==> flow/config.mk <==
export PLATFORM = sky130hd
export DESIGN_NAME = mem_ram
export DESIGN_NICKNAME = mem_ram
export VERILOG_FILES = /design/flow/design.v
export SDC_FILE = /design/flow/constraint.sdc
export NUM_CORES = 4
export LEC_CHECK = 0
export CAP_MARGIN = 15
export CORE_MARGIN = 2
export CORE_UTILIZATION = 70
export CTS_CLUSTER_DIAMETER = 38
export CTS_CLUSTER_SIZE = 34
export HOLD_SLACK_MARGIN = -0.07
export SLEW_MARGIN = 20
==> flow/constraint.sdc <==
create_clock -name core_clock -period 7.13 [get_ports {clk}]
set_input_delay 1.4260 -clock core_clock [delete_from_list [all_inputs] [get_ports {clk}]]
set_output_delay 1.4260 -clock core_clock [all_outputs]
set_load 0.01 [all_outputs]
==> flow/design.v <==
module mult(input [3:0] a, input [3:0] b, output reg [8:0] c
    );
always@(*)
c= a*b;
endmodule
module ad(input [8:0] a1, input [8:0] b1, output reg [9:0] c1
    );
always@(*)
c1= a1+b1;
endmodule
module ad2(input [8:0] a2, input [9:0] b2, output reg [10:0] c2
    );
always@(*)
c2= a2+b2;
endmodule
module ad3(input [8:0] a3, input [10:0] b3, output reg [11:0] c3
    );
always@(*)
c3= a3+b3;
endmodule
`timescale 1ns / 1ps
module mem_ram (input clk, wren, 
                input [3:0] d11,input [3:0] d12,input [3:0] d13,input [3:0] d14,input [3:0] d15,input [3:0] d16,input [3:0] d17,input [3:0]d18,
					 input [3:0] d21,input [3:0] d22,input [3:0] d23,input [3:0] d24,input [3:0] d25,input [3:0] d26,input [3:0] d27,input [3:0]d28,
					 input [3:0] d31,input [3:0] d32,input [3:0] d33,input [3:0] d34,input [3:0] d35,input [3:0] d36,input [3:0] d37,input [3:0]d38,
					 input [3:0] d41,input [3:0] d42,input [3:0] d43,input [3:0] d44,input [3:0] d45,input [3:0] d46,input [3:0] d47,input [3:0]d48,
					 input [3:0] r1,input [3:0] r2,
					 input [3:0] r3,input [3:0] r4,
					 output [11:0] w_sum11,
					 output [11:0] w_sum12,
					 output [11:0] w_sum13,
					 output [11:0] w_sum14,
					 output [11:0] w_sum15,
					 output [11:0] w_sum16,
					 output [11:0] w_sum17,
					 output [11:0] w_sum18
					 );
  reg [31:0] mem [3:0];  
  wire [8:0] p11, p21,p31,p41;
  wire [8:0] p12, p22,p32,p42;
  wire [8:0] p13, p23,p33,p43;
  wire [8:0] p14, p24,p34,p44;
  wire [8:0] p15, p25,p35,p45;
  wire [8:0] p16, p26,p36,p46;
  wire [8:0] p17, p27,p37,p47;
  wire [8:0] p18, p28,p38,p48;
wire [9:0] s11,s12,s13,s14,s15,s16,s17,s18;
wire [10:0] s21,s22,s23,s24,s25,s26,s27,s28;
wire [11:0] s31,s32,s33,s34,s35,s36,s37,s38;
  always @(posedge clk) 
      begin
            if (wren) begin
                mem[0][31-:4]<=d11;
					 mem[0][27-:4] <=d12;
					 mem[0][23-:4]<=d13;
					 mem[0][19-:4]<=d14;
					 mem[0][15-:4]<=d15;
					 mem[0][11-:4]<=d16;
					 mem[0][7-:4]<=d17;
					 mem[0][3-:4]<=d18;
					 mem[1][31-:4]<=d21;
					 mem[1][27-:4] <=d22;
					 mem[1][23-:4]<=d23;
					 mem[1][19-:4]<=d24;
					 mem[1][15-:4]<=d25;
					 mem[1][11-:4]<=d26;
					 mem[1][7-:4]<=d27;
					 mem[1][3-:4]<=d28;
					 mem[2][31-:4]<=d31;
					 mem[2][27-:4] <=d32;
					 mem[2][23-:4]<=d33;
					 mem[2][19-:4]<=d34;
					 mem[2][15-:4]<=d35;
					 mem[2][11-:4]<=d36;
					 mem[2][7-:4]<=d37;
					 mem[2][3-:4]<=d38;
					 mem[3][31-:4]<=d41;
					 mem[3][27-:4] <=d42;
					 mem[3][23-:4]<=d43;
					 mem[3][19-:4]<=d44;
					 mem[3][15-:4]<=d45;
					 mem[3][11-:4]<=d46;
					 mem[3][7-:4]<=d47;
					 mem[3][3-:4]<=d48;
            end
		end		 
generate
   mult m11(.a(r1),
				.b(mem[0][31-:4]),
				.c(p11) 
				);
	mult m21(
	         .a(r2),
				.b(mem[1][31-:4]),
				.c(p21)
	         );		
   mult m31(
	         .a(r3),
				.b(mem[2][31-:4]),
				.c(p31)
	         );		
   mult m41(
	         .a(r4),
				.b(mem[3][31-:4]), 
				.c(p41)
	         );	
  ad add11 ( 
            .a1(p11),
				.b1(p21),
				.c1(s11)
           );  
  ad2 add21 (
            .b2(s11),
				.a2(p31),
				.c2(s21)
          );
  ad3 add31 (
             .b3(s21),
				 .a3(p41),
				 .c3(s31)
				 );
    mult m12(.a(r1),
				.b(mem[0][27-:4]),
				.c(p12)
				);
	mult m22(
	         .a(r2),
				.b(mem[1][27-:4]),
				.c(p22)
	         );		
   mult m32(
	         .a(r3),
				.b(mem[2][27-:4]),
				.c(p32)
	         );		
   mult m42(
	         .a(r4),
				.b(mem[3][27-:4]), 
				.c(p42)
	         );	
  ad add12 ( 
            .a1(p12),
				.b1(p22),
				.c1(s12)
           );  
  ad2 add22 (
            .b2(s12),
				.a2(p32),
				.c2(s22)
          );
  ad3 add32 (
             .b3(s22),
				 .a3(p42),
				 .c3(s32)
				 );
   mult m13(.a(r1),
				.b(mem[0][23-:4]),
				.c(p13)
				);
	mult m23(
	         .a(r2),
				.b(mem[1][23-:4]),
				.c(p23)
	         );		
   mult m33(
	         .a(r3),
				.b(mem[2][23-:4]),
				.c(p33)
	         );		
   mult m43(
	         .a(r4),
				.b(mem[3][23-:4]), 
				.c(p43)
	         );	
  ad add13 ( 
            .a1(p13),
				.b1(p23),
				.c1(s13)
           );  
  ad2 add23 (
            .b2(s13),
				.a2(p33),
				.c2(s23)
          );
  ad3 add33 (
             .b3(s23),
				 .a3(p43),
				 .c3(s33)
				 );
  mult m14(.a(r1),
				.b(mem[0][19-:4]),
				.c(p14)
				);
	mult m24(
	         .a(r2),
				.b(mem[1][19-:4]),
				.c(p24)
	         );		
   mult m34(
	         .a(r3),
				.b(mem[2][19-:4]),
				.c(p34)
	         );		
   mult m44(
	         .a(r4),
				.b(mem[3][19-:4]), 
				.c(p44)
	         );	
  ad add14 ( 
            .a1(p14),
				.b1(p24),
				.c1(s14)
           );  
  ad2 add24 (
            .b2(s14),
				.a2(p34),
				.c2(s24)
          );
  ad3 add34 (
             .b3(s24),
				 .a3(p44),
				 .c3(s34)
				 );
  mult m15(.a(r1),
				.b(mem[0][15-:4]),
				.c(p15)
				);
	mult m25(
	         .a(r2),
				.b(mem[1][15-:4]),
				.c(p25)
	         );		
   mult m35(
	         .a(r3),
				.b(mem[2][15-:4]),
				.c(p35)
	         );		
   mult m45(
	         .a(r4),
				.b(mem[3][15-:4]), 
				.c(p45)
	         );	
  ad add15 ( 
            .a1(p15),
				.b1(p25),
				.c1(s15)
           );  
  ad2 add25 (
            .b2(s15),
				.a2(p35),
				.c2(s25)
          );
  ad3 add35 (
             .b3(s25),
				 .a3(p45),
				 .c3(s35)
				 );
   mult m16(.a(r1),
				.b(mem[0][11-:4]),
				.c(p16)
				);
	mult m26(
	         .a(r2),
				.b(mem[1][11-:4]),
				.c(p26)
	         );		
   mult m36(
	         .a(r3),
				.b(mem[2][11-:4]),
				.c(p36)
	         );		
   mult m46(
	         .a(r4),
				.b(mem[3][11-:4]), 
				.c(p46)
	         );	
  ad add16 ( 
            .a1(p16),
				.b1(p26),
				.c1(s16)
           );  
  ad2 add26 (
            .b2(s16),
				.a2(p36),
				.c2(s26)
          );
  ad3 add36 (
             .b3(s26),
				 .a3(p46),
				 .c3(s36)
				 );
   mult m17(.a(r1),
				.b(mem[0][7-:4]),
				.c(p17)
				);
	mult m27(
	         .a(r2),
				.b(mem[1][7-:4]),
				.c(p27)
	         );		
   mult m37(
	         .a(r3),
				.b(mem[2][7-:4]),
				.c(p37)
	         );		
   mult m47(
	         .a(r4),
				.b(mem[3][7-:4]), 
				.c(p47)
	         );	
  ad add17 ( 
            .a1(p17),
				.b1(p27),
				.c1(s17)
           );  
  ad2 add27 (
            .b2(s17),
				.a2(p37),
				.c2(s27)
          );
  ad3 add37 (
             .b3(s27),
				 .a3(p47),
				 .c3(s37)
				 );
  mult m18(.a(r1),
				.b(mem[0][3-:4]),
				.c(p18)
				);
	mult m28(
	         .a(r2),
				.b(mem[1][3-:4]),
				.c(p28)
	         );		
   mult m38(
	         .a(r3),
				.b(mem[2][3-:4]),
				.c(p38)
	         );		
   mult m48(
	         .a(r4),
				.b(mem[3][3-:4]), 
				.c(p48)
	         );	
  ad add18 ( 
            .a1(p18),
				.b1(p28),
				.c1(s18)
           );  
  ad2 add28 (
            .b2(s18),
				.a2(p38),
				.c2(s28)
          );
  ad3 add38 (
             .b3(s28),
				 .a3(p48),
				 .c3(s38)
				 );
assign w_sum11 =s31;
assign w_sum12 =s32;
assign w_sum13 =s33;
assign w_sum14 =s34;
assign w_sum15 =s35;
assign w_sum16 =s36;
assign w_sum17 =s37;
assign w_sum18 =s38;
endgenerate
endmodule
==> flow/run.sh <==
#!/bin/bash
# the make line also repeats each setting of config.mk as NAME=value (left out here)
make -C /OpenROAD-flow-scripts/flow DESIGN_CONFIG=/design/flow/config.mk WORK_HOME=/design/flow/orfs CLKGATE_MAP_FILE= finish
==> results.yml, run 1 <==
# yosys + openroad results
yosys:
  numSynthFlops: 128
  top_area_share_pct: 35.18
  mux_share_pct: 0.2749
  topCombFamilyByArea: "adder cells"
  ys_cells: 2174
  synthArstFlopShare_pct: 0
  synth_cell_type_count: 41
  synthMostInstantiatedCell: "inv_1"
  synth-edff-count: 128
  ys_sh_xor_pct: 1.363
  synthTopCellsByArea: "fa_1 35%, edfxtp_1 18%, ha_1 16%"
  syn_area_per_cell_um2: 10.05
  postSynthSeqShare_pct: 17.59
  ys_area_mm2: 0.02185
  synth.cellmix.simpleShare_pct: 14.25
  yosys.area.top_type: "fa_1"
  yosys.area_share.aoi_pct: 3.843
  syn_inst: 2174
  adder_share_pct: 51.68
  yosysWarningCount: 7
  flop_cell: "edfxtp_1"
  synth_area_mm2: 0.02185
  netlist_top_cells_count: "575 x inv_1, 384 x fa_1, 348 x and2_1, 288 x ha_1, 183 x nand2_1"
die:
  die.size.x_um: 180.7
  die_y_um: 180.7
  fp_util_pct: 71.24
  ios: 242
  core_mm2: 0.03067
  chipArea_mm2: 0.03264
  core.rowCount: 64
clock_network:
  cts-buffers-inserted: 17
  cts_num_sinks: 128
  cts_root_buffer: "clkbuf_16"
  clockBufferDepth: 2
  hold_buffers: 0
  htreeDepth: 4
placed_design:
  dpl.hpwl_um: 41430
  place.gp.congestion: 0.8968
  portBuffers: 233
  place_ws_ns: -1.324
run_status:
  lastStage: "5_1_grt"
  status: "did not finish"
==> metrics by stage <==
stage	setup TNS (ns)	std cells	cell area, um^2	hold WS (ns)
2_1_floorplan	-0.01606	2181	22090	1.525
3_3_place_gp	-61.75	2908	26030	1.938
3_5_place_dp	-69.01	2908	26030	1.944
4_1_cts	-14.44	3013	28590	1.462
==> what timing repair did <==
item                       4_1_cts
resized                        594
buffers inserted                45
pin swaps                      146
setup endpoints to repair       72
gates cloned                    28
==> inputs of run 2 (changes only) <==
- ABC_AREA: not set -> 0
- CAP_MARGIN: 15 -> 20
- CELL_PAD_IN_SITES_DETAIL_PLACEMENT: not set -> 0
- CELL_PAD_IN_SITES_GLOBAL_PLACEMENT: not set -> 1
- CORE_ASPECT_RATIO: not set -> 1.87
- CORE_UTILIZATION: 70 -> 49
- CTS_CLUSTER_DIAMETER: 38 -> not set
- CTS_CLUSTER_SIZE: 34 -> not set
- GPL_ROUTABILITY_DRIVEN: not set -> 1
- HOLD_SLACK_MARGIN: -0.07 -> not set
- MAX_ROUTING_LAYER: not set -> met4
- PLACE_DENSITY: not set -> 0.53
- SLEW_MARGIN: 20 -> 35
- TNS_END_PERCENT: not set -> 10
- clock period: 7.13 -> 13.4 ns (I/O delays scaled with it)
==> results.yml, run 2 <==
# synthesis and place-and-route metrics
placed_design:
  place.gp.congestion: 0.8597
  dp_cells: 2955
  dpl.hpwl_um: 42640
  portBuffers: 233
die:
  die_y_um: 292.8
  core_mm2: 0.04401
  core.rowCount: 105
  die.size.x_um: 158.4
  chipArea_mm2: 0.04638
  ios: 242
  fp_util_pct: 49.64
yosys:
  ys_sh_xor_pct: 1.363
  synthArstFlopShare_pct: 0
  syn_inst: 2174
  topCombFamilyByArea: "adder cells"
  adder_share_pct: 51.68
  top_area_share_pct: 35.18
  mux_share_pct: 0.2749
  synthTopCellsByArea: "fa_1 35%, edfxtp_1 18%, ha_1 16%"
  flop_cell: "edfxtp_1"
  synth_area_mm2: 0.02185
  synth.cellmix.simpleShare_pct: 14.25
  synthMostInstantiatedCell: "inv_1"
  yosys.area_share.aoi_pct: 3.843
  ys_area_mm2: 0.02185
  synth-edff-count: 128
  synth_cell_type_count: 41
  syn_area_per_cell_um2: 10.05
  numSynthFlops: 128
  netlist_top_cells_count: "575 x inv_1, 384 x fa_1, 348 x and2_1, 288 x ha_1, 183 x nand2_1"
  postSynthSeqShare_pct: 17.59
  yosys.area.top_type: "fa_1"
  yosysWarningCount: 7
  ys_cells: 2174
sta:
  finalHoldViolations: 0
  setup_violations: 0
  fmax_mhz: 86.40
  rsz0062_at_grt: "no"
  tns_ns: 0
  slew_viol_final: 0
  fin_crit_sh_pct: 86.38
  tightest_slew_ns: 0.8807
  max_slew_margin_pct: 41.11
  layout_min_cycle_time_ns: 11.57
run_status:
  status: "complete, no violations"
worst_setup_path:
  crit_start: "r1[1]"
  start_kind: "input pin"
  crit_required_ns: 10.72
  crit_path_cell_trace: "clkdlybuf4s50_1 -> buf_4 -> and2_1 -> fa_1 -> inv_1 -> fa_1 -> inv_1 -> fa_1 -> fa_1 -> inv_1 -> fa_1 -> inv_1 -> ha_1 -> fa_1 -> a211o_1 -> a21oi_2 -> a21oi_1 -> nor2b_1 -> clkdlybuf4s50_1"
  worstPathMaxFanout: 19
  crit_path_end: "w_sum12[8]"
  cp_top_family: "adder cells"
  endpoint_kind: "primary output"
  arrival_ns: 8.89
  crit_top_cell: "fa_1"
  cpPeakStageDelay_ns: 0.88
  critPathSlowestCell: "clkdlybuf4s50_1"
  worst-setup-path-type: "input pin to primary output"
  worst-path-buf-inv: 7
  path_depth: 19
min_path:
  hp-start: "wren"
  min_to: "mem[3][21]"
  holdPathStages: 1
  hold_class: "input pin to register"
detailed_routing:
  drt_wl_total_um: 53740
  drt-wirelength-per-cell_um: 17.97
  antenna_left: 0
  vias_per_cell: 4.994
  drt-pass1-iter-count: 4
  drc: 0
  vias: 14930
  drt_iter0_drc: 500
grt:
  grt_pass1_vias: 16980
  grt_pass1_wl_um: 88000
  grt_usage_pct: 25.92
  gr-total-overflow: 0
  grt_max_degree: 81
  antenna_found_initial: 1
final_layout:
  fillers: 4044
  instances_no_fill: 2990
  seq_area_mm2: 0.003844
  final_nets: 3204
  area_growth_pct: 15.82
  combGateArea_mm2: 0.01563
clock_network:
  cts_num_sinks: 128
  clockBufferDepth: 2
  ctsResizeCount: 0
  hold_buffers: 0
  cts-buffers-inserted: 17
  cts_tree: "yes"
  cts_root_buffer: "clkbuf_16"
  htreeDepth: 4
  cts_setup_buffers: 0
  path_clk_slew_ns: 0.07
job:
  tool_warnings: 28
  drv_cap: 0
==> run 2: per-layer routing <==
| metal | track usage (%) | part of all wire, % |
|---|---|---|
| met4 | 8.196 | 3.1 |
| met2 | 48.76 | 57 |
| met1 | 28.32 | 37 |
| met5 | - | 0 |
| met3 | 2.412 | 3.2 |
==> run 2: final cells by class <==
type | count | share of cell area, %
multi-input combinational | 1422 | 61.78
sequential | 128 | 15.19
timing repair buffer | 242 | 9.305
inverter | 575 | 8.529
tap | 588 | 2.907
clock buffer | 19 | 1.711
clock inverter | 13 | 0.5538
antenna | 3 | 0.02967
==> run 2: stage by stage <==
stage               hold slack, ns  instance area [um^2]  setup WS (ns)  utilization (%)
floorplan                    2.779                 21870          3.567                -
global placement             3.162                 24720          1.853            56.16
detailed placement           3.172                 24730          1.779            56.18
CTS                          2.682                 25300          1.759            57.48
global route                 2.709                 25300          1.461            57.48
finish                       2.693                 25310          1.825            57.50
==> inputs of run 3 (changes only) <==
- ABC_AREA: 0 -> not set
- CAP_MARGIN: 20 -> 15
- CELL_PAD_IN_SITES_DETAIL_PLACEMENT: 0 -> not set
- CELL_PAD_IN_SITES_GLOBAL_PLACEMENT: 1 -> not set
- CORE_ASPECT_RATIO: 1.87 -> not set
- CORE_UTILIZATION: 49 -> 70
- CTS_CLUSTER_DIAMETER: not set -> 38
- CTS_CLUSTER_SIZE: not set -> 34
- GPL_ROUTABILITY_DRIVEN: 1 -> not set
- HOLD_SLACK_MARGIN: not set -> -0.02
- MAX_ROUTING_LAYER: met4 -> not set
- PLACE_DENSITY: 0.53 -> not set
- SETUP_SLACK_MARGIN: not set -> 0.43
- SLEW_MARGIN: 35 -> 20
- TNS_END_PERCENT: 10 -> not set
- clock period: 13.4 -> 7.09 ns (I/O delays scaled with it)
==> results.yml, run 3 <==
# yosys + openroad results
die:
  core_mm2: 0.03067
  chipArea_mm2: 0.03264
  fp_util_pct: 71.24
  die.size.x_um: 180.7
  ios: 242
  core.rowCount: 64
  die_y_um: 180.7
clock_network:
  cts-buffers-inserted: 17
  clockBufferDepth: 2
  hold_buffers: 0
  htreeDepth: 4
  cts_num_sinks: 128
  cts_root_buffer: "clkbuf_16"
grt:
  grt_usage_pct: 94.51
  gr-total-overflow: 1647
yosys:
  mux_share_pct: 0.2749
  top_area_share_pct: 35.18
  synthTopCellsByArea: "fa_1 35%, edfxtp_1 18%, ha_1 16%"
  synthMostInstantiatedCell: "inv_1"
  synth_area_mm2: 0.02185
  yosysWarningCount: 7
  synthArstFlopShare_pct: 0
  adder_share_pct: 51.68
  ys_sh_xor_pct: 1.363
  ys_area_mm2: 0.02185
  yosys.area_share.aoi_pct: 3.843
  synth-edff-count: 128
  syn_area_per_cell_um2: 10.05
  numSynthFlops: 128
  yosys.area.top_type: "fa_1"
  synth.cellmix.simpleShare_pct: 14.25
  ys_cells: 2174
  synth_cell_type_count: 41
  topCombFamilyByArea: "adder cells"
  flop_cell: "edfxtp_1"
  netlist_top_cells_count: "575 x inv_1, 384 x fa_1, 348 x and2_1, 288 x ha_1, 183 x nand2_1"
  postSynthSeqShare_pct: 17.59
  syn_inst: 2174
placed_design:
  portBuffers: 233
  dpl.hpwl_um: 44400
  dp_cells: 2928
  place.gp.congestion: 0.8639
  place_ws_ns: -1.233
run_status:
  lastStage: "5_1_grt"
  tool.error: "[ERROR GRT-0232] Routing congestion too high. Check the congestion heatmap in the GUI."
  status: "did not finish"
==> run 3: repair_timing <==
action / CTS
resized: 572
buffers inserted: 47
gates cloned: 28
pin swaps: 200
endpoints found under the setup margin: 72
==> run 3: per-layer routing <==
metal | track usage, % | GRT overflow
met5 | 48.44 | 1
met4 | 108.3 | 438
met3 | 76.09 | 20
met2 | 115.7 | 1171
met1 | 86.17 | 17
==> run 3: through the flow <==
stage	area (um^2)	util [%]
after CTS	28980	94.48
after detailed placement	26650	86.89
after global placement	26650	86.89
after floorplan	22650	-
==> inputs of run 4 (changes only) <==
- ABC_AREA: not set -> 1
- CAP_MARGIN: 15 -> 0
- CORE_UTILIZATION: 70 -> 72
- CTS_CLUSTER_DIAMETER: 38 -> 372
- CTS_CLUSTER_SIZE: 34 -> 35
- HOLD_SLACK_MARGIN: -0.02 -> -0.09
- PLACE_DENSITY_LB_ADDON: not set -> 0.06
- TNS_END_PERCENT: not set -> 60
- clock period: 7.09 -> 4.94 ns (I/O delays scaled with it)
==> results.yml, run 4 <==
# yosys + openroad results
yosys:
  syn_area_per_cell_um2: 8.474
  yosys.area.top_type: "fa_1"
  ys_area_mm2: 0.02261
  topCombFamilyByArea: "adder cells"
  synth_area_mm2: 0.02261
  syn_inst: 2668
  netlist_top_cells_count: "980 x inv_1, 700 x nand2_1, 384 x fa_1, 288 x ha_1, 128 x edfxtp_1"
  yosys.area_share.aoi_pct: 0.5922
  mux_share_pct: 0
  synthMostInstantiatedCell: "inv_1"
  ys_sh_xor_pct: 0.9298
  ys_cells: 2668
  synthArstFlopShare_pct: 0
  synth-edff-count: 128
  synth_cell_type_count: 22
  postSynthSeqShare_pct: 17.00
  flop_cell: "edfxtp_1"
  synthTopCellsByArea: "fa_1 34%, edfxtp_1 17%, inv_1 16%"
  top_area_share_pct: 34.00
  synth.cellmix.simpleShare_pct: 13.92
  yosysWarningCount: 7
  adder_share_pct: 49.94
  numSynthFlops: 128
die:
  core.rowCount: 64
  core_mm2: 0.03075
  chipArea_mm2: 0.03283
  die_y_um: 181.2
  fp_util_pct: 73.52
  ios: 242
  die.size.x_um: 181.2
placed_design:
  place_ws_ns: -2.409
  place.gp.congestion: 0.9011
  portBuffers: 233
  place_area_mm2: 0.02787
  dp_cells: 3486
  dpl.hpwl_um: 51820
run_status:
  lastStage: "4_1_cts"
  status: "did not finish"
  tool.error: "[ERROR DPL-0033] detailed placement checks failed during check placement."
## run 4: stage by stage
stage	setup TNS [ns]	utilization (%)
after global placement	-150.36	90.65
after floorplan	-58.43	-
after detailed placement	-160.61	90.65
==> inputs of run 5 (changes only) <==
- CAP_MARGIN: 0 -> 20
- CORE_ASPECT_RATIO: not set -> 0.5
- CORE_UTILIZATION: 72 -> 69
- CTS_CLUSTER_DIAMETER: 372 -> 291
- CTS_CLUSTER_SIZE: 35 -> 100
- HOLD_SLACK_MARGIN: -0.09 -> not set
- PLACE_DENSITY: not set -> 0.35
- PLACE_DENSITY_LB_ADDON: 0.06 -> not set
- SETUP_SLACK_MARGIN: 0.43 -> -0.45
- SLEW_MARGIN: 20 -> 0
- TNS_END_PERCENT: 60 -> 5
- clock period: 4.94 -> 5.39 ns (I/O delays scaled with it)
==> results.yml, run 5 <==
# synthesis and place-and-route metrics
final_layout:
  fillers: 1083
  seq_area_mm2: 0.003844
  area_growth_pct: 31.30
  final_nets: 3985
  combGateArea_mm2: 0.01594
  finish.instance_area_mm2: 0.02968
  instances_no_fill: 3628
  final_util_pct: 92.93
yosys:
  synth.cellmix.simpleShare_pct: 13.92
  ys_area_mm2: 0.02261
  yosysWarningCount: 7
  mux_share_pct: 0
  top_area_share_pct: 34.00
  synth-edff-count: 128
  yosys.area_share.aoi_pct: 0.5922
  synthTopCellsByArea: "fa_1 34%, edfxtp_1 17%, inv_1 16%"
  ys_cells: 2668
  flop_cell: "edfxtp_1"
  synth_area_mm2: 0.02261
  ys_sh_xor_pct: 0.9298
  topCombFamilyByArea: "adder cells"
  synthMostInstantiatedCell: "inv_1"
  synth_cell_type_count: 22
  syn_inst: 2668
  synthArstFlopShare_pct: 0
  postSynthSeqShare_pct: 17.00
  syn_area_per_cell_um2: 8.474
  netlist_top_cells_count: "980 x inv_1, 700 x nand2_1, 384 x fa_1, 288 x ha_1, 128 x edfxtp_1"
  adder_share_pct: 49.94
  numSynthFlops: 128
  yosys.area.top_type: "fa_1"
job:
  tool_warnings: 33
  drv_cap: 0
worst_setup_path:
  path_depth: 20
  crit_required_ns: 4.31
  crit_start: "r2[1]"
  start_kind: "input pin"
  critPathSlowestCell: "fa_1"
  cp_top_family: "adder cells"
  worstPathMaxFanout: 8
  crit_path_cell_trace: "buf_12 -> buf_12 -> buf_12 -> nand2_1 -> fa_2 -> inv_1 -> fa_1 -> fa_1 -> fa_1 -> fa_1 -> inv_1 -> fa_1 -> inv_2 -> ha_4 -> or2_4 -> nand3b_1 -> nand2_1 -> nand2_1 -> nand2_1 -> buf_2"
  crit_top_cell: "fa_1"
  arrival_ns: 6.61
  cpPeakStageDelay_ns: 0.94
  crit_path_end: "w_sum16[10]"
  worst-setup-path-type: "input pin to primary output"
  worst-path-buf-inv: 7
  endpoint_kind: "primary output"
run_status:
  so.violations: "negative setup slack"
  status: "failed layout checks"
detailed_routing:
  vias_per_cell: 6.281
  drt-pass1-iter-count: 9
  drc: 0
  drt-wirelength-per-cell_um: 26.72
  drt_wl_total_um: 96940
  vias: 22790
  antenna_left: 0
  drt_iter0_drc: 3748
sta:
  fmax_mhz: 130.1
  max_slew_margin_pct: 55.68
  fin_crit_sh_pct: 142.6
  rsz0062_at_grt: "yes"
  layout_min_cycle_time_ns: 7.689
  finalHoldViolations: 0
  setup_violations: 77
  tightest_slew_ns: 0.6649
  slew_viol_final: 0
  setup_slack_ns: -2.299
min_path:
  holdPathStages: 1
  min_to: "mem[1][26]"
  hold_class: "input pin to register"
  hp-start: "wren"
grt:
  gr-total-overflow: 0
  grt_usage_pct: 49.29
  antenna_found_initial: 21
  grt_max_degree: 46
  grt_pass1_vias: 23670
  grt_pass1_wl_um: 125900
die:
  chipArea_mm2: 0.03432
  ios: 242
  fp_util_pct: 70.78
  die.size.x_um: 260.0
  core.rowCount: 46
  die_y_um: 132.0
  core_mm2: 0.03194
clock_network:
  cts-buffers-inserted: 17
  htreeDepth: 4
  cts_root_buffer: "clkbuf_16"
  path_clk_slew_ns: 0.06
  cts_num_sinks: 128
  hold_buffers: 0
  clockBufferDepth: 2
  cts_tree: "yes"
placed_design:
  dpl.hpwl_um: 45870
  place_area_mm2: 0.02744
  dp_cells: 3522
  place_ws_ns: -1.995
  place.gp.congestion: 0.9445
  portBuffers: 233
[run 5: what timing repair did]
action | in CTS | in global routing
setup endpoints to repair | 72 | 72
gates cloned | 13 | 1
resized | 510 | 93
buffers inserted | 43 | 3
pin swaps | 118 | 67
[run 5: layout make-up]
| cell class | instances | share of cell area (%) |
|---|---|---|
| sequential | 128 | 12.95 |
| clock inverter | 12 | 0.4890 |
| tap | 432 | 1.821 |
| inverter | 980 | 12.39 |
| antenna | 18 | 0.1517 |
| timing repair buffer | 529 | 17.07 |
| clock buffer | 18 | 1.446 |
| multi-input combinational | 1511 | 53.68 |
[run 5: per-layer routing]
| layer | GRT usage [%] | wire length (um) | up-vias | share of wire, % |
|---|---|---|---|---|
| met5 | 0.6944 | 338 | - | 0.35 |
| li1 | - | - | 8514 | - |
| met4 | 43.36 | 12330 | 18 | 13 |
| met2 | 76.51 | 38770 | 2633 | 40 |
| met1 | 54.05 | 27930 | 10380 | 29 |
| met3 | 17.20 | 17570 | 1243 | 18 |
[run 5: metrics by stage]
step / hold WS, ns / setup TNS, ns
after floorplan: 1.177 / -43.61
after global placement: 1.537 / -125.48
after detailed placement: 1.546 / -130.89
after CTS: 1.068 / -73.10
after global routing: 1.073 / -104.28
final: 1.062 / -99.35
==> inputs of run 6 (changes only) <==
- ABC_AREA: 1 -> not set
- CORE_ASPECT_RATIO: 0.5 -> not set
- CORE_UTILIZATION: 69 -> 40
- CTS_CLUSTER_DIAMETER: 291 -> not set
- CTS_CLUSTER_SIZE: 100 -> not set
- PLACE_DENSITY: 0.35 -> not set
- SETUP_SLACK_MARGIN: -0.45 -> not set
- SLEW_MARGIN: 0 -> 20
- TNS_END_PERCENT: 5 -> not set
- clock period: 5.39 -> 7.59 ns (I/O delays scaled with it)
==> results.yml, run 6 <==
# synthesis and place-and-route metrics
yosys:
  synthTopCellsByArea: "fa_1 35%, edfxtp_1 18%, ha_1 16%"
  syn_inst: 2174
  yosys.area_share.aoi_pct: 3.843
  ys_area_mm2: 0.02185
  synth-edff-count: 128
  ys_cells: 2174
  postSynthSeqShare_pct: 17.59
  yosys.area.top_type: "fa_1"
  synthMostInstantiatedCell: "inv_1"
  synth_cell_type_count: 41
  flop_cell: "edfxtp_1"
  adder_share_pct: 51.68
  syn_area_per_cell_um2: 10.05
  topCombFamilyByArea: "adder cells"
  numSynthFlops: 128
  synth.cellmix.simpleShare_pct: 14.25
  mux_share_pct: 0.2749
  synth_area_mm2: 0.02185
  top_area_share_pct: 35.18
  yosysWarningCount: 7
  ys_sh_xor_pct: 1.363
  netlist_top_cells_count: "575 x inv_1, 384 x fa_1, 348 x and2_1, 288 x ha_1, 183 x nand2_1"
  synthArstFlopShare_pct: 0
min_path:
  hp-start: "wren"
  min_to: "mem[2][21]"
  holdPathStages: 1
  hold_class: "input pin to register"
clock_network:
  cts_root_buffer: "clkbuf_16"
  hold_buffers: 0
  cts-buffers-inserted: 17
  clockBufferDepth: 2
  htreeDepth: 4
  cts_tree: "yes"
  cts_num_sinks: 128
  path_clk_slew_ns: 0.08
sta:
  slew_viol_final: 0
  tightest_slew_ns: 0.9664
  fin_crit_sh_pct: 101.9
  finalHoldViolations: 0
  setup_violations: 32
  setup_slack_ns: -0.1437
  tns_ns: -2.435
  rsz0062_at_grt: "yes"
  layout_min_cycle_time_ns: 7.734
  fmax_mhz: 129.3
  max_slew_margin_pct: 35.57
worst_setup_path:
  arrival_ns: 6.22
  worst-setup-path-type: "input pin to primary output"
  cpPeakStageDelay_ns: 0.56
  crit_path_end: "w_sum12[10]"
  crit_start: "r3[2]"
  critPathSlowestCell: "fa_2"
  path_depth: 19
  worst-path-buf-inv: 7
  crit_path_cell_trace: "buf_12 -> buf_12 -> and2_4 -> fa_1 -> inv_1 -> fa_1 -> fa_1 -> inv_2 -> fa_2 -> inv_2 -> fa_2 -> inv_2 -> ha_4 -> fa_2 -> a211o_1 -> a21oi_4 -> a21oi_2 -> o21a_1 -> buf_2"
  crit_required_ns: 6.07
  worstPathMaxFanout: 8
  endpoint_kind: "primary output"
  start_kind: "input pin"
  cp_top_family: "adder cells"
final_layout:
  final_util_pct: 54.44
  final_nets: 3446
  fillers: 4788
  area_growth_pct: 34.35
grt:
  antenna_found_initial: 3
  grt_pass1_wl_um: 98990
  grt_pass1_vias: 17690
  grt_max_degree: 70
  grt_usage_pct: 23.70
  gr-total-overflow: 0
job:
  drv_cap: 0
  tool_warnings: 28
die:
  die.size.x_um: 237.7
  core_mm2: 0.05392
  ios: 242
  core.rowCount: 85
  die_y_um: 237.7
  fp_util_pct: 40.52
  chipArea_mm2: 0.05651
run_status:
  status: "failed layout checks"
  so.violations: "negative setup slack"
detailed_routing:
  drt-pass1-iter-count: 7
  antenna_left: 0
  vias: 16260
  drt-wirelength-per-cell_um: 19.24
  vias_per_cell: 4.870
  drt_wl_total_um: 64220
  drc: 0
  drt_iter0_drc: 875
placed_design:
  place.gp.congestion: 0.8301
  dpl.hpwl_um: 43450
  portBuffers: 233
-- run 6: routing by layer --
layer  share of wire, %  vias up  track usage [%]  wire length [um]
met5                  0        -                0                 0
met2                 49      444            39.72             31450
met3                5.6      105            4.157              3573
met1                 42     8269            30.40             26880
li1                   -     7439                -                 -
met4                3.6        0            9.605              2312
-- run 6: area by class of cell --
type | instances | area, um^2 | share of cell area (%)
Antenna cell | 1 | 2.502 | 0.008525
Multi-Input combinational cell | 1422 | 16780 | 57.18
Sequential cell | 128 | 3844 | 13.09
Clock buffer | 17 | 425.4 | 1.449
Timing Repair Buffer | 484 | 5100 | 17.37
Inverter | 575 | 2158 | 7.353
Tap cell | 696 | 870.8 | 2.967
Clock inverter | 15 | 168.9 | 0.5754
-- run 6: stage by stage --
step / instances / setup slack, ns / instance area [um^2] / hold WS, ns
6_report: 3338 / -0.1437 / 29350 / 1.549
5_1_grt: 3338 / -0.2950 / 29350 / 1.547
4_1_cts: 3321 / -0.1789 / 28830 / 1.518
3_5_place_dp: 3215 / -1.061 / 26310 / 2.076
3_3_place_gp: 3215 / -1.018 / 26310 / 2.076
2_1_floorplan: 2181 / 0.08142 / 21870 / 1.617
-- run 6: repair_timing --
item / in CTS / in global routing
gates cloned: 19 / 1
pin swaps: 179 / 112
endpoints found under the hold margin: 0 / 0
resized: 492 / 115
buffers inserted: 55 / 18
setup endpoints to repair: 64 / 57
==> inputs of run 7 (changes only) <==
- CORE_UTILIZATION: 40 -> 58
- MAX_ROUTING_LAYER: not set -> met4
- SETUP_SLACK_MARGIN: not set -> 1.51
- clock period: 7.59 -> 5.35 ns (I/O delays scaled with it)
==> results.yml, run 7 <==
# synthesis and place-and-route metrics
run_status:
  status: "failed layout checks"
  so.violations: "negative setup slack"
die:
  die.size.x_um: 198.1
  die_y_um: 198.1
  ios: 242
  fp_util_pct: 58.42
  chipArea_mm2: 0.03924
  core.rowCount: 71
  core_mm2: 0.03740
final_layout:
  area_growth_pct: 44.56
  combGateArea_mm2: 0.01811
  final_nets: 3561
  seq_area_mm2: 0.003844
  fillers: 2018
sta:
  rsz0062_at_grt: "yes"
  setup_slack_ns: -1.646
  layout_min_cycle_time_ns: 6.996
  fin_crit_sh_pct: 130.8
  fmax_mhz: 142.9
  setup_violations: 72
  tightest_slew_ns: 0.7649
  max_slew_margin_pct: 49.01
  holdWs_ns: 1.114
  finalHoldViolations: 0
  slew_viol_final: 0
  tns_ns: -87.95
worst_setup_path:
  cp_top_family: "adder cells"
  worstPathMaxFanout: 6
  critPathSlowestCell: "fa_2"
  cpPeakStageDelay_ns: 0.58
  crit_path_cell_trace: "buf_12 -> buf_12 -> buf_6 -> and2_4 -> fa_1 -> inv_2 -> fa_1 -> inv_2 -> fa_2 -> fa_2 -> inv_2 -> fa_2 -> inv_2 -> ha_4 -> fa_2 -> a21oi_4 -> o211ai_1 -> and2_1 -> buf_4 -> nor2_4 -> buf_6"
  crit_start: "r1[1]"
  start_kind: "input pin"
  endpoint_kind: "primary output"
  path_depth: 21
  crit_required_ns: 4.28
  worst-setup-path-type: "input pin to primary output"
  arrival_ns: 5.93
  crit_path_end: "w_sum16[8]"
  worst-path-buf-inv: 9
min_path:
  holdPathStages: 1
  hp-start: "d34[3]"
  hold_class: "input pin to register"
  min_to: "mem[2][19]"
grt:
  grt_max_degree: 74
  antenna_found_initial: 5
  grt_pass1_vias: 19780
  grt_pass1_wl_um: 104100
  gr-total-overflow: 0
  grt_usage_pct: 37.45
yosys:
  adder_share_pct: 51.68
  top_area_share_pct: 35.18
  mux_share_pct: 0.2749
  yosysWarningCount: 7
  yosys.area_share.aoi_pct: 3.843
  synth.cellmix.simpleShare_pct: 14.25
  synth_area_mm2: 0.02185
  postSynthSeqShare_pct: 17.59
  synthMostInstantiatedCell: "inv_1"
  synth_cell_type_count: 41
  synthArstFlopShare_pct: 0
  ys_sh_xor_pct: 1.363
  yosys.area.top_type: "fa_1"
  netlist_top_cells_count: "575 x inv_1, 384 x fa_1, 348 x and2_1, 288 x ha_1, 183 x nand2_1"
  synth-edff-count: 128
  syn_inst: 2174
  synthTopCellsByArea: "fa_1 35%, edfxtp_1 18%, ha_1 16%"
  flop_cell: "edfxtp_1"
  numSynthFlops: 128
  topCombFamilyByArea: "adder cells"
  ys_cells: 2174
  ys_area_mm2: 0.02185
  syn_area_per_cell_um2: 10.05
clock_network:
  cts_tree: "yes"
  cts_num_sinks: 128
  clockBufferDepth: 2
  cts_root_buffer: "clkbuf_16"
  htreeDepth: 4
  hold_buffers: 0
  path_clk_slew_ns: 0.07
  cts-buffers-inserted: 17
detailed_routing:
  vias_per_cell: 5.354
  drt-pass1-iter-count: 5
  vias: 17520
  antenna_left: 0
  drc: 0
  drt_wl_total_um: 68260
  drt-wirelength-per-cell_um: 20.86
  drt_iter0_drc: 997
job:
  drv_cap: 0
  tool_warnings: 31
placed_design:
  portBuffers: 233
  place.gp.congestion: 0.8714
  dpl.hpwl_um: 42400
==> run 7: area by class of cell <==
class / count / share of cell area [%]
multi-input combinational: 1422 / 57.35
sequential: 128 / 12.17
inverter: 575 / 6.834
clock buffer: 18 / 1.359
tap: 511 / 2.024
antenna: 6 / 0.04754
timing repair buffer: 599 / 19.80
clock inverter: 14 / 0.4160
==> run 7: what timing repair did <==
| item | 4_1_cts | 5_1_grt |
|---|---|---|
| resized | 741 | 92 |
| endpoints found under the setup margin | 88 | 86 |
| setup buffers | 69 | 24 |
| pin swaps | 257 | 178 |
| cloned | 31 | 0 |
==> run 7: through the flow <==
step | utilization, % | setup WS (ns) | instance area, um^2 | cells
after floorplan | - | -1.063 | 23570 | 2181
after global placement | 75.05 | -2.193 | 28070 | 3111
after CTS | 83.08 | -1.494 | 31070 | 3243
after detailed placement | 75.05 | -2.297 | 28070 | 3111
final | 84.45 | -1.646 | 31580 | 3273
after global routing | 84.43 | -1.747 | 31580 | 3270
==> run 7: metal layers <==
| layer | part of all wire, % | global-route usage (%) | vias up |
|---|---|---|---|
| met5 | 0 | - | - |
| met4 | 6.5 | 22.31 | 0 |
| met3 | 8.1 | 7.375 | 276 |
| met2 | 50 | 62.61 | 777 |
| met1 | 35 | 41.79 | 8782 |
| li1 | - | - | 7688 |
==> inputs of run 8 (changes only) <==
- CORE_UTILIZATION: 58 -> 71
- CTS_CLUSTER_SIZE: not set -> 35
- MAX_ROUTING_LAYER: met4 -> not set
- SETUP_SLACK_MARGIN: 1.51 -> not set
- clock period: 5.35 -> 5.5 ns (I/O delays scaled with it)
==> results.yml, run 8 <==
# yosys + openroad results
run_status:
  status: "did not finish"
  lastStage: "4_1_cts"
  tool.error: "[ERROR DPL-0033] detailed placement checks failed during check placement."
yosys:
  synth_cell_type_count: 41
  synth-edff-count: 128
  ys_area_mm2: 0.02185
  ys_cells: 2174
  netlist_top_cells_count: "575 x inv_1, 384 x fa_1, 348 x and2_1, 288 x ha_1, 183 x nand2_1"
  numSynthFlops: 128
  yosys.area_share.aoi_pct: 3.843
  synth_area_mm2: 0.02185
  postSynthSeqShare_pct: 17.59
  syn_area_per_cell_um2: 10.05
  topCombFamilyByArea: "adder cells"
  synthArstFlopShare_pct: 0
  synth.cellmix.simpleShare_pct: 14.25
  top_area_share_pct: 35.18
  ys_sh_xor_pct: 1.363
  mux_share_pct: 0.2749
  synthTopCellsByArea: "fa_1 35%, edfxtp_1 18%, ha_1 16%"
  syn_inst: 2174
  yosys.area.top_type: "fa_1"
  yosysWarningCount: 7
  synthMostInstantiatedCell: "inv_1"
  flop_cell: "edfxtp_1"
  adder_share_pct: 51.68
die:
  core.rowCount: 64
  fp_util_pct: 71.80
  chipArea_mm2: 0.03219
  core_mm2: 0.03043
  die.size.x_um: 179.4
  ios: 242
  die_y_um: 179.4
placed_design:
  dpl.hpwl_um: 46030
  place.gp.congestion: 0.8699
  portBuffers: 233
  place_ws_ns: -2.234
  place_area_mm2: 0.02731
run 8: per-stage QoR:
stage / setup TNS [ns] / cells / hold slack [ns]
after global placement: -129.69 / 3016 / 1.655
after detailed placement: -137.01 / 3016 / 1.658
after floorplan: -45.72 / 2181 / 1.199
==> inputs of run 9 (changes only) <==
- CORE_UTILIZATION: 71 -> 65
- CTS_CLUSTER_DIAMETER: not set -> 40
- CTS_CLUSTER_SIZE: 35 -> 69
- MAX_ROUTING_LAYER: not set -> met5
- SETUP_SLACK_MARGIN: not set -> 1.82
- TNS_END_PERCENT: not set -> 55
- clock period: 5.5 -> 6.54 ns (I/O delays scaled with it)
==> results.yml, run 9 <==
# synthesis and place-and-route metrics
yosys:
  adder_share_pct: 51.68
  ys_cells: 2174
  netlist_top_cells_count: "575 x inv_1, 384 x fa_1, 348 x and2_1, 288 x ha_1, 183 x nand2_1"
  synth_area_mm2: 0.02185
  yosys.area.top_type: "fa_1"
  syn_inst: 2174
  ys_area_mm2: 0.02185
  synthArstFlopShare_pct: 0
  synth-edff-count: 128
  synth_cell_type_count: 41
  topCombFamilyByArea: "adder cells"
  yosysWarningCount: 7
  synthTopCellsByArea: "fa_1 35%, edfxtp_1 18%, ha_1 16%"
  yosys.area_share.aoi_pct: 3.843
  flop_cell: "edfxtp_1"
  mux_share_pct: 0.2749
  postSynthSeqShare_pct: 17.59
  syn_area_per_cell_um2: 10.05
  synth.cellmix.simpleShare_pct: 14.25
  ys_sh_xor_pct: 1.363
  top_area_share_pct: 35.18
  numSynthFlops: 128
  synthMostInstantiatedCell: "inv_1"
clock_network:
  path_clk_slew_ns: 0.07
  hold_buffers: 0
  cts_num_sinks: 128
  htreeDepth: 4
  cts_root_buffer: "clkbuf_16"
  cts-buffers-inserted: 17
  cts_tree: "yes"
  clockBufferDepth: 2
grt:
  grt_max_degree: 95
  gr-total-overflow: 0
  grt_usage_pct: 38.82
  grt_pass1_vias: 19640
  antenna_found_initial: 8
  grt_pass1_wl_um: 102400
worst_setup_path:
  crit_path_end: "w_sum17[9]"
  crit_required_ns: 5.23
  worstPathMaxFanout: 5
  crit_start: "r4[3]"
  arrival_ns: 6.15
  start_kind: "input pin"
  cp_top_family: "adder cells"
  worst-path-buf-inv: 7
  cpPeakStageDelay_ns: 0.53
  path_depth: 19
  critPathSlowestCell: "fa_1"
  crit_top_cell: "inv_1"
  worst-setup-path-type: "input pin to primary output"
  crit_path_cell_trace: "buf_12 -> bufbuf_16 -> and2_1 -> ha_1 -> inv_1 -> fa_2 -> fa_1 -> inv_1 -> fa_2 -> fa_1 -> inv_1 -> fa_1 -> inv_1 -> ha_4 -> a211oi_4 -> o31ai_2 -> a21oi_1 -> xnor2_1 -> buf_2"
  endpoint_kind: "primary output"
detailed_routing:
  vias_per_cell: 5.732
  drt_wl_total_um: 71370
  drc: 0
  vias: 17910
  drt-wirelength-per-cell_um: 22.84
  drt_iter0_drc: 1459
  drt-pass1-iter-count: 6
  antenna_left: 0
job:
  drv_cap: 0
  tool_warnings: 33
placed_design:
  place_ws_ns: -1.557
  place_area_mm2: 0.02671
  dpl.hpwl_um: 41250
  place.gp.congestion: 0.8735
  portBuffers: 233
final_layout:
  final_util_pct: 89.35
  final_nets: 3478
  finish.instance_area_mm2: 0.02973
  area_growth_pct: 36.10
sta:
  fmax_mhz: 134.1
  tightest_slew_ns: 0.9766
  holdWs_ns: 1.388
  setup_violations: 64
  rsz0062_at_grt: "yes"
  max_slew_margin_pct: 34.89
  slew_viol_final: 0
  fin_crit_sh_pct: 114.0
  finalHoldViolations: 0
  setup_slack_ns: -0.9159
  layout_min_cycle_time_ns: 7.456
run_status:
  status: "failed layout checks"
  so.violations: "negative setup slack"
min_path:
  holdPathStages: 1
  hold_class: "input pin to register"
  hp-start: "d38[0]"
  min_to: "mem[2][0]"
die:
  fp_util_pct: 65.65
  chipArea_mm2: 0.03510
  core_mm2: 0.03328
  core.rowCount: 67
  ios: 242
  die_y_um: 187.3
  die.size.x_um: 187.3
-- run 9: layout make-up --
cell class                      count  area, um^2
Antenna cell                        5       12.51
Clock buffer                       17       425.4
Clock inverter                     14       116.4
Multi-Input combinational cell   1422       17330
Fill cell                        1428        3546
Inverter                          575        2161
Timing Repair Buffer              516        5289
Tap cell                          448       560.5
Sequential cell                   128        3844
-- run 9: layer usage --
layer / vias up / global-route usage (%) / wire [um]
li1: 7511 / - / -
met1: 8913 / 44.48 / 22770
met2: 1089 / 66.09 / 35410
met3: 396 / 8.912 / 7588
met4: 2 / 24.39 / 5592
met5: - / 0 / 13
-- run 9: per-stage QoR --
step	setup TNS, ns	cells
2_1_floorplan	-8.210	2181
3_3_place_gp	-84.54	2990
3_5_place_dp	-89.41	2990
4_1_cts	-39.05	3095
5_1_grt	-48.89	3120
6_report	-42.57	3125
-- run 9: repair_timing --
| item | 4_1_cts | 5_1_grt |
|---|---|---|
| endpoints found under the setup margin | 88 | 83 |
| setup buffers | 46 | 25 |
| resized | 571 | 199 |
| hold endpoints to repair | 0 | 0 |
| gates cloned | 28 | 0 |
| pin swaps | 208 | 240 |
==> inputs of run 10 (changes only) <==
- CORE_MARGIN: 2 -> 10
- CORE_UTILIZATION: 65 -> 40
- CTS_CLUSTER_DIAMETER: 40 -> not set
- CTS_CLUSTER_SIZE: 69 -> not set
- HOLD_SLACK_MARGIN: not set -> 0.2
- MAX_ROUTING_LAYER: met5 -> not set
- MIN_ROUTING_LAYER: not set -> met1
- SETUP_SLACK_MARGIN: 1.82 -> not set
- TNS_END_PERCENT: 55 -> 85
- clock period: 6.54 -> 10.0 ns (I/O delays scaled with it)
==> results.yml, run 10 <==
# synthesis and place-and-route metrics
run_status:
  status: "complete, no violations"
yosys:
  synthTopCellsByArea: "fa_1 35%, edfxtp_1 18%, ha_1 16%"
  netlist_top_cells_count: "575 x inv_1, 384 x fa_1, 348 x and2_1, 288 x ha_1, 183 x nand2_1"
  mux_share_pct: 0.2749
  flop_cell: "edfxtp_1"
  synth.cellmix.simpleShare_pct: 14.25
  ys_sh_xor_pct: 1.363
  adder_share_pct: 51.68
  yosys.area.top_type: "fa_1"
  synth_cell_type_count: 41
  syn_inst: 2174
  synth-edff-count: 128
  yosys.area_share.aoi_pct: 3.843
  syn_area_per_cell_um2: 10.05
  yosysWarningCount: 7
  postSynthSeqShare_pct: 17.59
  synth_area_mm2: 0.02185
  topCombFamilyByArea: "adder cells"
  synthArstFlopShare_pct: 0
  ys_cells: 2174
  synthMostInstantiatedCell: "inv_1"
  top_area_share_pct: 35.18
  numSynthFlops: 128
  ys_area_mm2: 0.02185
worst_setup_path:
  crit_required_ns: 8.00
  critPathSlowestCell: "fa_1"
  worst-path-buf-inv: 7
  start_kind: "input pin"
  crit_path_end: "w_sum16[8]"
  crit_path_cell_trace: "clkdlybuf4s50_1 -> buf_12 -> and2_1 -> fa_1 -> inv_1 -> fa_1 -> inv_1 -> fa_1 -> fa_1 -> inv_1 -> fa_1 -> fa_1 -> inv_1 -> ha_1 -> a21oi_1 -> o21ai_0 -> a211oi_1 -> nor2_1 -> clkdlybuf4s50_1"
  cp_top_family: "adder cells"
  endpoint_kind: "primary output"
  arrival_ns: 7.58
  crit_start: "r1[1]"
  path_depth: 19
  worst-setup-path-type: "input pin to primary output"
  cpPeakStageDelay_ns: 0.54
  crit_top_cell: "fa_1"
  worstPathMaxFanout: 32
grt:
  gr-total-overflow: 0
  antenna_found_initial: 1
  grt_max_degree: 78
  grt_pass1_vias: 16990
  grt_pass1_wl_um: 89440
  grt_usage_pct: 17.97
clock_network:
  hold_buffers: 0
  cts_tree: "yes"
  cts_num_sinks: 128
  htreeDepth: 4
  cts-buffers-inserted: 17
  cts_root_buffer: "clkbuf_16"
  ctsResizeCount: 0
  clockBufferDepth: 2
  path_clk_slew_ns: 0.07
  cts_setup_buffers: 0
placed_design:
  place_area_mm2: 0.02508
  dpl.hpwl_um: 43200
  dp_cells: 3073
  portBuffers: 233
  place_ws_ns: 0.4558
  place.gp.congestion: 0.8349
job:
  drv_cap: 0
  tool_warnings: 26
sta:
  setup_slack_ns: 0.4207
  layout_min_cycle_time_ns: 9.579
  finalHoldViolations: 0
  tns_ns: 0
  tightest_slew_ns: 0.8362
  fin_crit_sh_pct: 95.79
  max_slew_margin_pct: 44.26
  fmax_mhz: 104.4
  slew_viol_final: 0
  setup_violations: 0
  rsz0062_at_grt: "no"
final_layout:
  fillers: 5074
  combGateArea_mm2: 0.01563
  final_nets: 3214
  finish.instance_area_mm2: 0.02572
  instances_no_fill: 3105
  seq_area_mm2: 0.003844
  area_growth_pct: 17.73
die:
  die.size.x_um: 253.7
  chipArea_mm2: 0.06437
  fp_util_pct: 40.52
  die_y_um: 253.7
  ios: 242
  core.rowCount: 85
  core_mm2: 0.05392
detailed_routing:
  vias_per_cell: 4.810
  drt_wl_total_um: 54180
  antenna_cells: 0
  drt-pass1-iter-count: 4
  vias: 14940
  drt_iter0_drc: 500
  drt-wirelength-per-cell_um: 17.45
  antenna_left: 0
  drc: 0
min_path:
  min_to: "mem[3][21]"
  hp-start: "d43[1]"
  holdPathStages: 1
  hold_class: "input pin to register"
[run 10: cell type report]
| class | count | area share [%] |
|---|---|---|
| Multi-Input combinational cell | 1422 | 60.77 |
| Sequential cell | 128 | 14.94 |
| Timing Repair Buffer | 252 | 10.02 |
| Inverter | 575 | 8.391 |
| Tap cell | 696 | 3.386 |
| Clock buffer | 18 | 1.668 |
| Clock inverter | 14 | 0.8221 |
[run 10: per-layer routing]
metal  vias to the layer above  track usage [%]  routed length [um]  share of wire [%]
met3                        57            3.657                2787                5.1
met2                       286            30.39               26910                 50
li1                       6971                -                   -                  -
met1                      7619            22.89               23460                 43
met5                         -                0                  13              0.024
met4                         2            5.182                1015                1.9
[run 10: through the flow]
step / hold slack (ns) / utilization [%]
2_1_floorplan: 2.099 / -
3_3_place_gp: 2.556 / 46.52
3_5_place_dp: 2.558 / 46.52
4_1_cts: 2.012 / 47.70
5_1_grt: 2.031 / 47.70
6_report: 2.058 / 47.70
==> inputs of run 11 (changes only) <==
- CAP_MARGIN: 20 -> 30
- CELL_PAD_IN_SITES_DETAIL_PLACEMENT: not set -> 2
- CELL_PAD_IN_SITES_GLOBAL_PLACEMENT: not set -> 1
- CORE_MARGIN: 10 -> 7
- CORE_UTILIZATION: 40 -> 18
- CTS_CLUSTER_SIZE: not set -> 22
- GPL_TIMING_DRIVEN: not set -> 1
- HOLD_SLACK_MARGIN: 0.2 -> not set
- MIN_ROUTING_LAYER: met1 -> not set
- PLACE_DENSITY_LB_ADDON: not set -> 0.09
- SETUP_SLACK_MARGIN: not set -> 0.31
- SLEW_MARGIN: 20 -> 5
- TNS_END_PERCENT: 85 -> 25
- clock period: 10.0 -> 15.3 ns (I/O delays scaled with it)
==> results.yml, run 11 <==
# synthesis and place-and-route metrics
die:
  ios: 242
  fp_util_pct: 18.19
  die_y_um: 362.4
  die.size.x_um: 362.4
  core_mm2: 0.1201
  core.rowCount: 127
  chipArea_mm2: 0.1313
sta:
  setup_violations: 0
  max_slew_margin_pct: 40.80
  tns_ns: 0
  layout_min_cycle_time_ns: 12.12
  rsz0062_at_grt: "no"
  fmax_mhz: 82.54
  slew_viol_final: 0
  fin_crit_sh_pct: 79.19
  finalHoldViolations: 0
  tightest_slew_ns: 0.8880
final_layout:
  final_util_pct: 22.16
  area_growth_pct: 21.82
  instances_no_fill: 4027
  final_nets: 3211
clock_network:
  hold_buffers: 0
  cts-buffers-inserted: 17
  clockBufferDepth: 2
  cts_root_buffer: "clkbuf_16"
  cts_num_sinks: 128
  cts_tree: "yes"
  ctsResizeCount: 0
  cts_setup_buffers: 0
  htreeDepth: 4
  path_clk_slew_ns: 0.06
job:
  drv_cap: 0
  tool_warnings: 26
yosys:
  synth_cell_type_count: 41
  topCombFamilyByArea: "adder cells"
  flop_cell: "edfxtp_1"
  synth.cellmix.simpleShare_pct: 14.25
  netlist_top_cells_count: "575 x inv_1, 384 x fa_1, 348 x and2_1, 288 x ha_1, 183 x nand2_1"
  synthArstFlopShare_pct: 0
  synthTopCellsByArea: "fa_1 35%, edfxtp_1 18%, ha_1 16%"
  synth_area_mm2: 0.02185
  synthMostInstantiatedCell: "inv_1"
  syn_area_per_cell_um2: 10.05
  yosysWarningCount: 7
  syn_inst: 2174
  mux_share_pct: 0.2749
  top_area_share_pct: 35.18
  postSynthSeqShare_pct: 17.59
  ys_area_mm2: 0.02185
  synth-edff-count: 128
  yosys.area.top_type: "fa_1"
  yosys.area_share.aoi_pct: 3.843
  ys_sh_xor_pct: 1.363
  ys_cells: 2174
  adder_share_pct: 51.68
  numSynthFlops: 128
min_path:
  min_to: "mem[3][22]"
  holdPathStages: 1
  hp-start: "wren"
  hold_class: "input pin to register"
worst_setup_path:
  crit_path_cell_trace: "buf_2 -> buf_4 -> nand2_1 -> fa_1 -> fa_1 -> inv_1 -> fa_1 -> fa_1 -> fa_1 -> inv_1 -> fa_1 -> inv_1 -> ha_1 -> o21ai_1 -> nor3_1 -> mux2i_1 -> nand3_1 -> clkdlybuf4s50_1"
  worst-setup-path-type: "input pin to primary output"
  worst-path-buf-inv: 6
  endpoint_kind: "primary output"
  crit_required_ns: 12.24
  cpPeakStageDelay_ns: 0.55
  critPathSlowestCell: "fa_1"
  arrival_ns: 9.06
  crit_top_cell: "fa_1"
  cp_top_family: "adder cells"
  worstPathMaxFanout: 17
  crit_start: "r4[2]"
  path_depth: 18
  start_kind: "input pin"
  crit_path_end: "w_sum12[9]"
grt:
  gr-total-overflow: 0
  grt_usage_pct: 11.97
  grt_use_met3_pct: 2.517
  grt-busiest-layer: "met2"
  grt_pass1_wl_um: 117400
  grt_max_degree: 57
  grt_pass1_vias: 18470
  grt.met1_usage_pct: 15.82
  met2_usage_pct: 20.16
  antenna_found_initial: 11
placed_design:
  portBuffers: 233
  dp_cells: 3986
  place.gp.congestion: 0.7336
  dpl.hpwl_um: 61400
detailed_routing:
  vias_per_cell: 3.732
  drc: 0
  drt_iter0_drc: 320
  antenna_left: 0
  drt-wirelength-per-cell_um: 18.67
  drt_wl_total_um: 75180
  vias: 15030
  drt-pass1-iter-count: 4
run_status:
  status: "complete, no violations"
==> run 11: layout make-up <==
class,count,area [um^2]
Fill cell,13630,93510
Timing Repair Buffer,249,2374
Sequential cell,128,3844
Clock buffer,17,425.4
Tap cell,1612,2017
Inverter,575,2158
Multi-Input combinational cell,1422,15630
Antenna cell,10,25.02
Clock inverter,14,141.4
==> run 11: stage by stage <==
stage / setup slack (ns) / instance area, um^2 / hold slack [ns]
final: 3.184 / 26620 / 3.034
after global routing: 2.791 / 26600 / 3.013
after CTS: 2.996 / 26590 / 2.984
after detailed placement: 3.018 / 26030 / 3.595
after global placement: 3.086 / 26030 / 3.590
after floorplan: 4.707 / 21870 / 3.159
==> run 11: layer usage <==
layer / wire length [um] / part of all wire, %
met4: 820 / 1.1
met1: 34870 / 46
met2: 36420 / 48
met3: 3021 / 4.0
met5: 54 / 0.072
==> inputs of run 12 (changes only) <==
- CAP_MARGIN: 30 -> 20
- CELL_PAD_IN_SITES_DETAIL_PLACEMENT: 2 -> not set
- CELL_PAD_IN_SITES_GLOBAL_PLACEMENT: 1 -> 0
- CORE_ASPECT_RATIO: not set -> 0.5
- CORE_MARGIN: 7 -> 2
- CORE_UTILIZATION: 18 -> 60
- CTS_CLUSTER_DIAMETER: not set -> 329
- CTS_CLUSTER_SIZE: 22 -> 98
- GPL_TIMING_DRIVEN: 1 -> not set
- PLACE_DENSITY_LB_ADDON: 0.09 -> not set
- SETUP_SLACK_MARGIN: 0.31 -> not set
- SLEW_MARGIN: 5 -> 35
- clock period: 15.3 -> 10.0 ns (I/O delays scaled with it)
==> results.yml, run 12 <==
# synthesis and place-and-route metrics
grt:
  gr-total-overflow: 0
  grt_max_degree: 62
  grt_pass1_wl_um: 80410
  grt_pass1_vias: 15980
  grt_usage_pct: 27.21
  antenna_found_initial: 4
sta:
  fmax_mhz: 103.6
  fin_crit_sh_pct: 96.49
  setup_violations: 0
  tightest_slew_ns: 0.7390
  tns_ns: 0
  slew_viol_final: 0
  layout_min_cycle_time_ns: 9.649
  finalHoldViolations: 0
  rsz0062_at_grt: "no"
  max_slew_margin_pct: 50.73
worst_setup_path:
  critPathSlowestCell: "fa_1"
  crit_top_cell: "fa_1"
  crit_path_cell_trace: "clkdlybuf4s50_1 -> buf_12 -> and2_1 -> fa_1 -> inv_1 -> fa_1 -> fa_1 -> inv_1 -> fa_1 -> fa_1 -> inv_1 -> fa_1 -> inv_1 -> ha_1 -> a21oi_1 -> o211ai_1 -> and2_1 -> o21a_1 -> clkdlybuf4s50_1"
  start_kind: "input pin"
  crit_required_ns: 8.00
  cp_top_family: "adder cells"
  cpPeakStageDelay_ns: 0.53
  endpoint_kind: "primary output"
  path_depth: 19
  crit_start: "r3[3]"
  arrival_ns: 7.65
  worstPathMaxFanout: 20
  worst-setup-path-type: "input pin to primary output"
  worst-path-buf-inv: 7
  crit_path_end: "w_sum16[10]"
final_layout:
  area_growth_pct: 17.11
  final_nets: 3228
  final_util_pct: 71.22
  instances_no_fill: 2912
yosys:
  ys_sh_xor_pct: 1.363
  synth-edff-count: 128
  syn_area_per_cell_um2: 10.05
  syn_inst: 2174
  postSynthSeqShare_pct: 17.59
  topCombFamilyByArea: "adder cells"
  netlist_top_cells_count: "575 x inv_1, 384 x fa_1, 348 x and2_1, 288 x ha_1, 183 x nand2_1"
  ys_area_mm2: 0.02185
  synth_area_mm2: 0.02185
  yosys.area_share.aoi_pct: 3.843
  numSynthFlops: 128
  ys_cells: 2174
  yosysWarningCount: 7
  top_area_share_pct: 35.18
  synthTopCellsByArea: "fa_1 35%, edfxtp_1 18%, ha_1 16%"
  synthMostInstantiatedCell: "inv_1"
  adder_share_pct: 51.68
  mux_share_pct: 0.2749
  yosys.area.top_type: "fa_1"
  flop_cell: "edfxtp_1"
  synth_cell_type_count: 41
  synthArstFlopShare_pct: 0
  synth.cellmix.simpleShare_pct: 14.25
clock_network:
  cts_root_buffer: "clkbuf_16"
  clockBufferDepth: 2
  cts_num_sinks: 128
  cts-buffers-inserted: 17
  ctsResizeCount: 0
  cts_setup_buffers: 0
  path_clk_slew_ns: 0.06
  hold_buffers: 0
  cts_tree: "yes"
  htreeDepth: 4
detailed_routing:
  drc: 0
  drt-pass1-iter-count: 5
  vias_per_cell: 5.100
  drt-wirelength-per-cell_um: 16.46
  vias: 14850
  drt_wl_total_um: 47950
  drt_iter0_drc: 675
  antenna_left: 0
placed_design:
  place.gp.congestion: 0.8563
  dp_cells: 2875
  portBuffers: 233
  dpl.hpwl_um: 39270
min_path:
  holdPathStages: 1
  hold_class: "input pin to register"
  hp-start: "wren"
  min_to: "mem[3][26]"
job:
  tool_warnings: 28
  drv_cap: 0
die:
  die_y_um: 138.9
  die.size.x_um: 273.9
  ios: 242
  chipArea_mm2: 0.03805
  core.rowCount: 49
  core_mm2: 0.03593
  fp_util_pct: 60.81
run_status:
  status: "complete, no violations"
run 12: layout make-up:
| cell class | instances | area, um^2 |
|---|---|---|
| multi-input combinational | 1422 | 15630 |
| clock inverter | 14 | 166.4 |
| fill | 2790 | 10340 |
| clock buffer | 18 | 429.2 |
| inverter | 575 | 2158 |
| tap | 484 | 605.6 |
| antenna | 5 | 12.51 |
| sequential | 128 | 3844 |
| timing repair buffer | 266 | 2739 |
run 12: layer usage:
metal / share of wire [%] / wire length [um] / track usage [%]
met5: 0 / 0 / 0
met4: 1.9 / 923 / 7.323
met2: 48 / 23240 / 44.90
met1: 45 / 21770 / 38.22
met3: 4.2 / 2017 / 3.636
run 12: through the flow:
step                area (um^2)  setup WS, ns  hold WS (ns)
global route              25580        0.1024         2.055
global placement          24950        0.4221         2.515
CTS                       25570        0.3487         2.036
floorplan                 21870         1.527         2.099
detailed placement        24980        0.3565         2.520
finish                    25590        0.3507         2.039
